==> inputs of build 54 <==
// Final_Project
module Final_Project(reset,sw1,sw2,sw3,sw4,FPGA_clk,dot_row,dot0_col,dot1_col,
							out1, out2, out3, out4, out5, out6);
input FPGA_clk;	 
input reset, sw1, sw2, sw3, sw4; 
output [7:0]dot_row, dot0_col, dot1_col;
output [6:0]out1, out2, out3, out4, out5, out6;
reg [3:0]x;	 
reg move_x;	 
reg [1:0]move_y;	 
reg [2:0]y;	 
reg [1:0]gamestate;	 
reg [6:0]timecount;  
reg [6:0]lscore, rscore;
reg [3:0]x_q;
reg [2:0]y_q;
reg [1:0]gamestate_q;
reg [6:0]lscore_q, rscore_q;
wire [7:0]my_plate, enemy_plate; 
wire ballclk;
wire plateclk;
wire timeclk;
wire refreshclk;	
wire dotmatrixclk;
wire goalclk;
wire [7:0]dot_row, dot0_col, dot1_col;
wire [6:0]out1, out2, out3, out4, out5, out6;
dotmatrix DOT(.clk(FPGA_clk), .reset(reset), .en(dotmatrixclk), .gamestate(gamestate_q), .dot_row(dot_row), 
				  .dot0_col(dot0_col), .dot1_col(dot1_col), .my_plate(my_plate),
				  .rscore(rscore_q), .lscore(lscore_q),
				  .enemy_plate(enemy_plate), .x(x_q), .y(y_q));
plate PLA (.reset(reset), .clk(FPGA_clk), .en(plateclk), .sw1(sw1), .sw2(sw2), .sw3(sw3), .sw4(sw4), 
			  .nextleftpos(my_plate), .nextrightpos(enemy_plate));
sevendisplay SEV(.lscore(lscore), .rscore(rscore), .timecount(timecount),
					  .out1(out1), .out2(out2), .out3(out3), .out4(out4),
					  .out5(out5), .out6(out6));
clock CLK(.clk(FPGA_clk), .reset(reset), .ballclk(ballclk), .plateclk(plateclk),
			 .timeclk(timeclk), .refreshclk(refreshclk), .dotmatrixclk(dotmatrixclk),.goalclk(goalclk));	
	always@(posedge FPGA_clk) 	 
	begin						 
		if(!reset)				 
		begin
			timecount = 7'd5;
			move_x = 1'b1;
			move_y = 2'd2;
			x = 4'd14;
			y = 3'd3;
			lscore = 0;
			rscore = 0;
			gamestate = 2'd0;
		end
		else						 
		begin					 
			if(gamestate == 2'd0)	
			begin
				if(timeclk)
				begin
					if(timecount == 7'd0)
					begin
						timecount = 7'd99; 
						gamestate = 2'd1;
					end
  ...
clock: 10.0 ns
lec_check: 0
abc_area: 1
cap_margin: 20
core_margin: 2
core_utilization: 40
gpl_routability_driven: 1
gpl_timing_driven: 1
min_routing_layer: met1
place_density: 0.51
slew_margin: 5
tns_end_percent: 70
run.sh (not shown) runs the stock make flow with config.mk's settings and CLKGATE_MAP_FILE=.
==> inputs of build 35, as changes to build 54 <==
Settings changed: ABC_AREA 1 to default, CORE_UTILIZATION 40 to 68, CTS_CLUSTER_DIAMETER from default to 210, GPL_ROUTABILITY_DRIVEN 1 to default, MAX_ROUTING_LAYER from default to met4, MIN_ROUTING_LAYER met1 to default, PLACE_DENSITY 0.51 to default, SLEW_MARGIN 5 to 20, TNS_END_PERCENT 70 to 80.
==> flow/constraint.sdc (replaced) <==
create_clock -name core_clock -period 4.86 [get_ports {FPGA_clk}]
set_input_delay 0.9720 -clock core_clock [delete_from_list [all_inputs] [get_ports {FPGA_clk}]]
set_output_delay 0.9720 -clock core_clock [all_outputs]
set_load 0.01 [all_outputs]
==> inputs of trial 15, as changes to build 54 <==
Settings changed: CORE_UTILIZATION 40 to 72, GPL_ROUTABILITY_DRIVEN 1 to default, GPL_TIMING_DRIVEN 1 to default, MIN_ROUTING_LAYER met1 to default, PLACE_DENSITY 0.51 to 0.82, SLEW_MARGIN 5 to 20, TNS_END_PERCENT 70 to default.
==> flow/constraint.sdc (replaced) <==
create_clock -name core_clock -period 4.78 [get_ports {FPGA_clk}]
set_input_delay 0.9560 -clock core_clock [delete_from_list [all_inputs] [get_ports {FPGA_clk}]]
set_output_delay 0.9560 -clock core_clock [all_outputs]
set_load 0.01 [all_outputs]
==> inputs of trial 3, as changes to build 54 <==
Settings changed: ABC_AREA 1 to default, CELL_PAD_IN_SITES_GLOBAL_PLACEMENT from default to 2, CTS_CLUSTER_SIZE from default to 26, MAX_ROUTING_LAYER from default to met4, MIN_ROUTING_LAYER met1 to met2, PLACE_DENSITY 0.51 to 0.66, SETUP_SLACK_MARGIN from default to -0.77, SLEW_MARGIN 5 to 10, TNS_END_PERCENT 70 to default.
==> comparison table <==
quantity                                                               build 54                    trial 15                    build 35                     trial 3
Result of the run                                                finished clean  complete, but fails checks  complete, but fails checks  complete, but fails checks
Layout check failures                                                         -                setup timing                setup timing                         DRC
Delay contributed by the slowest stage of the critical path             0.56 ns                     0.37 ns                     0.56 ns                     0.65 ns
Insertion delay to the later sink of the worst-skew pair                0.55 ns                     0.58 ns                     0.57 ns                     0.60 ns
Highest fanout seen on the critical path                                      8                           5                           9                          15
Setup TNS                                                                  0 ns                    -2.41 ns                  -0.0239 ns                        0 ns
Final Total Pwr                                                         2.45 mW                     4.87 mW                     4.83 mW                     2.53 mW
Final Instance Count excl. Fillers                                         3848                        3626                        2791                        2994
Clock tree buffer count of the final layout                                  46                          37                          35                          41
Internal Pwr Total                                                      1.81 mW                     3.51 mW                     3.65 mW                     1.90 mW
Tool Warnings                                                                62                          65                          65                          64
Proportion of netlist area held by the largest area contributor           26.9%                       26.9%                       29.3%                       29.3%
Proportion of cell area spent on the clock network                        4.67%                       3.94%                       4.68%                       5.61%
Total length of routed met3 wires                                       3240 um                     7670 um                     4100 um                    23100 um

==> inputs of v11 <==
Final_Project again, from the RTL that the note above started with.
Settings: LEC_CHECK=0, ABC_AREA=0, CAP_MARGIN=35, CORE_ASPECT_RATIO=1.88, CORE_MARGIN=2, CORE_UTILIZATION=24, GPL_ROUTABILITY_DRIVEN=0, HOLD_SLACK_MARGIN=-0.09, PLACE_DENSITY_LB_ADDON=0.26, SETUP_SLACK_MARGIN=-0.16, SLEW_MARGIN=20; clock period 11.0 ns.
==> inputs of v20, as changes to v11 <==
ABC_AREA = not set   (was 0)
CAP_MARGIN = 20   (was 35)
CORE_ASPECT_RATIO = not set   (was 1.88)
CORE_UTILIZATION = 57   (was 24)
CTS_CLUSTER_SIZE = 96   (was not set)
GPL_ROUTABILITY_DRIVEN = not set   (was 0)
HOLD_SLACK_MARGIN = not set   (was -0.09)
PLACE_DENSITY_LB_ADDON = not set   (was 0.26)
SETUP_SLACK_MARGIN = not set   (was -0.16)
==> flow/constraint.sdc (replaced) <==
create_clock -name core_clock -period 7.4 [get_ports {FPGA_clk}]
set_input_delay 1.4800 -clock core_clock [delete_from_list [all_inputs] [get_ports {FPGA_clk}]]
set_output_delay 1.4800 -clock core_clock [all_outputs]
set_load 0.01 [all_outputs]
==> inputs of v29, as changes to v11 <==
ABC_AREA = 1   (was 0)
CAP_MARGIN = 20   (was 35)
CORE_ASPECT_RATIO = 1.02   (was 1.88)
CORE_MARGIN = 3   (was 2)
CORE_UTILIZATION = 42   (was 24)
CTS_CLUSTER_DIAMETER = 210   (was not set)
GPL_ROUTABILITY_DRIVEN = 1   (was 0)
GPL_TIMING_DRIVEN = 1   (was not set)
HOLD_SLACK_MARGIN = not set   (was -0.09)
MAX_ROUTING_LAYER = met5   (was not set)
MIN_ROUTING_LAYER = met2   (was not set)
PLACE_DENSITY_LB_ADDON = 0.02   (was 0.26)
SETUP_SLACK_MARGIN = not set   (was -0.16)
SLEW_MARGIN = 25   (was 20)
TNS_END_PERCENT = 80   (was not set)
==> flow/constraint.sdc (replaced) <==
create_clock -name core_clock -period 4.07 [get_ports {FPGA_clk}]
set_input_delay 0.8140 -clock core_clock [delete_from_list [all_inputs] [get_ports {FPGA_clk}]]
set_output_delay 0.8140 -clock core_clock [all_outputs]
set_load 0.01 [all_outputs]
==> results <==
	v20	v11	v29
Sw frac	23.7%	25.5%	26.8%
Power per standard cell area	164 nW/um^2	102 nW/um^2	259 nW/um^2
Aoi share	19.9%	19.9%	14.0%
Fill cell instance count of the final layout	2774	7968	4666
Fraction of standard cell area that is sequential	26.6%	25.7%	22.1%
Placed Cells	2746	3327	3892
Final core area utilization	63.3%	27.6%	52.2%
Post-detailed-routing wire length	47900 microns	58000 microns	65600 microns
Status	no timing/DRC/antenna violations	no timing/DRC/antenna violations	finished with violations
Reasons for failing layout checks	-	-	negative setup slack
Post-synth seq share	29.3%	29.3%	26.9%
Area growth syn-to-layout	10.3%	14.1%	22.3%
Multi-input gates	1919	1919	2400
Logic pwr share	8.1%	9.2%	10.3%
Std-Cell Rows	65	137	79
Yosys-reported design area after synthesis	18000 sq um	18000 sq um	19500 sq um
Detail-routed via count per cell	6.14	5.15	7.62
Tally of OpenROAD warnings	64	62	64
Placed standard-cell area	18800 sq um	19600 sq um	21500 sq um
Hold path start	CLK.count6[0]$_SDFF_PP0_	CLK.count6[0]$_SDFF_PP0_	CLK.count3[0]$_SDFF_PP0_
Total half-perimeter wirelength after legalization and detailed placement	33900 microns	43000 microns	45200 microns
RSZ-0062 raised after global routing	no	no	yes
Chip Height	182 microns	379 microns	224 microns

==> inputs of 07-11 <==
Final_Project again, from the RTL that the note above started with.
==> flow/config.mk <==
export PLATFORM = sky130hd
export DESIGN_NAME = Final_Project
export DESIGN_NICKNAME = Final_Project
export VERILOG_FILES = /design/flow/design.v
export SDC_FILE = /design/flow/constraint.sdc
export NUM_CORES = 4
export LEC_CHECK = 0
export ABC_AREA = 1
export CAP_MARGIN = 20
export CORE_MARGIN = 2
export CORE_UTILIZATION = 31
export GPL_ROUTABILITY_DRIVEN = 1
export GPL_TIMING_DRIVEN = 1
export MIN_ROUTING_LAYER = met1
export PLACE_DENSITY = 0.51
export SLEW_MARGIN = 15
export TNS_END_PERCENT = 70
==> flow/constraint.sdc <==
create_clock -name core_clock -period 10.0 [get_ports {FPGA_clk}]
set_input_delay 2.0000 -clock core_clock [delete_from_list [all_inputs] [get_ports {FPGA_clk}]]
set_output_delay 2.0000 -clock core_clock [all_outputs]
set_load 0.01 [all_outputs]
==> 01-08: changes against 07-11 <==
==> flow/config.mk (replaced) <==
export PLATFORM = sky130hd
export DESIGN_NAME = Final_Project
export DESIGN_NICKNAME = Final_Project
export VERILOG_FILES = /design/flow/design.v
export SDC_FILE = /design/flow/constraint.sdc
export NUM_CORES = 4
export LEC_CHECK = 0
export ABC_AREA = 1
export CAP_MARGIN = 20
export CORE_MARGIN = 2
export CORE_UTILIZATION = 68
export CTS_CLUSTER_DIAMETER = 210
export GPL_TIMING_DRIVEN = 1
export MAX_ROUTING_LAYER = met4
export SLEW_MARGIN = 5
export TNS_END_PERCENT = 80
==> flow/constraint.sdc (replaced) <==
create_clock -name core_clock -period 4.15 [get_ports {FPGA_clk}]
set_input_delay 0.8300 -clock core_clock [delete_from_list [all_inputs] [get_ports {FPGA_clk}]]
set_output_delay 0.8300 -clock core_clock [all_outputs]
set_load 0.01 [all_outputs]
==> 06-19: changes against 07-11 <==
==> flow/config.mk (replaced) <==
export PLATFORM = sky130hd
export DESIGN_NAME = Final_Project
export DESIGN_NICKNAME = Final_Project
export VERILOG_FILES = /design/flow/design.v
export SDC_FILE = /design/flow/constraint.sdc
export NUM_CORES = 4
export LEC_CHECK = 0
export ABC_AREA = 1
export CAP_MARGIN = 20
export CORE_MARGIN = 2
export CORE_UTILIZATION = 72
export CTS_CLUSTER_DIAMETER = 210
export GPL_TIMING_DRIVEN = 1
export HOLD_SLACK_MARGIN = -0.09
export MAX_ROUTING_LAYER = met4
export SETUP_SLACK_MARGIN = -0.35
export SLEW_MARGIN = 20
export TNS_END_PERCENT = 80
==> flow/constraint.sdc (replaced) <==
create_clock -name core_clock -period 4.36 [get_ports {FPGA_clk}]
set_input_delay 0.8720 -clock core_clock [delete_from_list [all_inputs] [get_ports {FPGA_clk}]]
set_output_delay 0.8720 -clock core_clock [all_outputs]
set_load 0.01 [all_outputs]
==> 10-01: changes against 07-11 <==
==> flow/config.mk (replaced) <==
export PLATFORM = sky130hd
export DESIGN_NAME = Final_Project
export DESIGN_NICKNAME = Final_Project
export VERILOG_FILES = /design/flow/design.v
export SDC_FILE = /design/flow/constraint.sdc
export NUM_CORES = 4
export LEC_CHECK = 0
export CAP_MARGIN = 20
export CELL_PAD_IN_SITES_GLOBAL_PLACEMENT = 2
export CORE_MARGIN = 2
export CORE_UTILIZATION = 40
export GPL_ROUTABILITY_DRIVEN = 0
export GPL_TIMING_DRIVEN = 0
export SLEW_MARGIN = 10
==> summary of the runs <==
07-11 finished clean. 01-08 ended with an error in global routing (5_1_grt) (GRT-0232). 06-19 produced a layout that fails on setup timing. 10-01 completed without violations. Clock power, highest first: 06-19, 07-11, 10-01. The lowest total power belongs to 10-01, the highest to 06-19. The lowest final cell count belongs to 10-01, the highest to 07-11. The highest clock skew belongs to 10-01, the lowest to 06-19. Sequential share of layout area: 07-11 < 06-19 < 10-01. The lowest non-clock buffer count belongs to 07-11, the highest to 10-01.
==> figures <==
| item | 10-01 | 06-19 | 01-08 | 07-11 |
|---|---|---|---|---|
| Mean Syn Cell Area | 7.491 sq um | 6.121 sq um | 6.121 sq um | 6.121 sq um |
| Placed cell area | 0.01939 sq mm | 0.02060 sq mm | 0.02094 sq mm | 0.02095 sq mm |
| AND-OR/OR-AND Cells, Area Fraction | 19.85% | 13.97% | 13.97% | 13.97% |
| Minimum setup slack among reg-to-reg paths | 4.74 ns | 0.15 ns | - | 5.22 ns |
| Core outline area | 0.04432 sq mm | 0.02680 sq mm | 0.02847 sq mm | 0.06274 sq mm |
| Antenna diode count | 0 | 1 | - | 0 |
| Area share of fa/ha/maj cells after synthesis | 5.001% | 4.393% | 4.393% | 4.393% |
| Group drawing the most power | clock | clock | - | clock |
| Proportion of power drawn by combinational gates | 8.3% | 9.9% | - | 8.7% |
| Violation tally from detailed-route iteration zero | 1157 | 3413 | - | 1578 |
| Number of H-tree levels | 1 | 1 | 1 | 2 |
| Status | complete, no violations | complete, but fails checks | aborted with a tool error | complete, no violations |
| Stage where the flow stopped | - | - | global routing (5_1_grt) | - |
| Violated checks | - | setup timing | - | - |
| Number of gates given a new drive strength after cts | 0 | 61 | 267 | 0 |
| Worst R2R Start | DOT.step[0]$_SDFFE_PN0P_ | DOT.step[0]$_SDFFE_PN0P_ | - | DOT.step[0]$_SDFFE_PN0P_ |
Power and IR drop assume default switching activity.
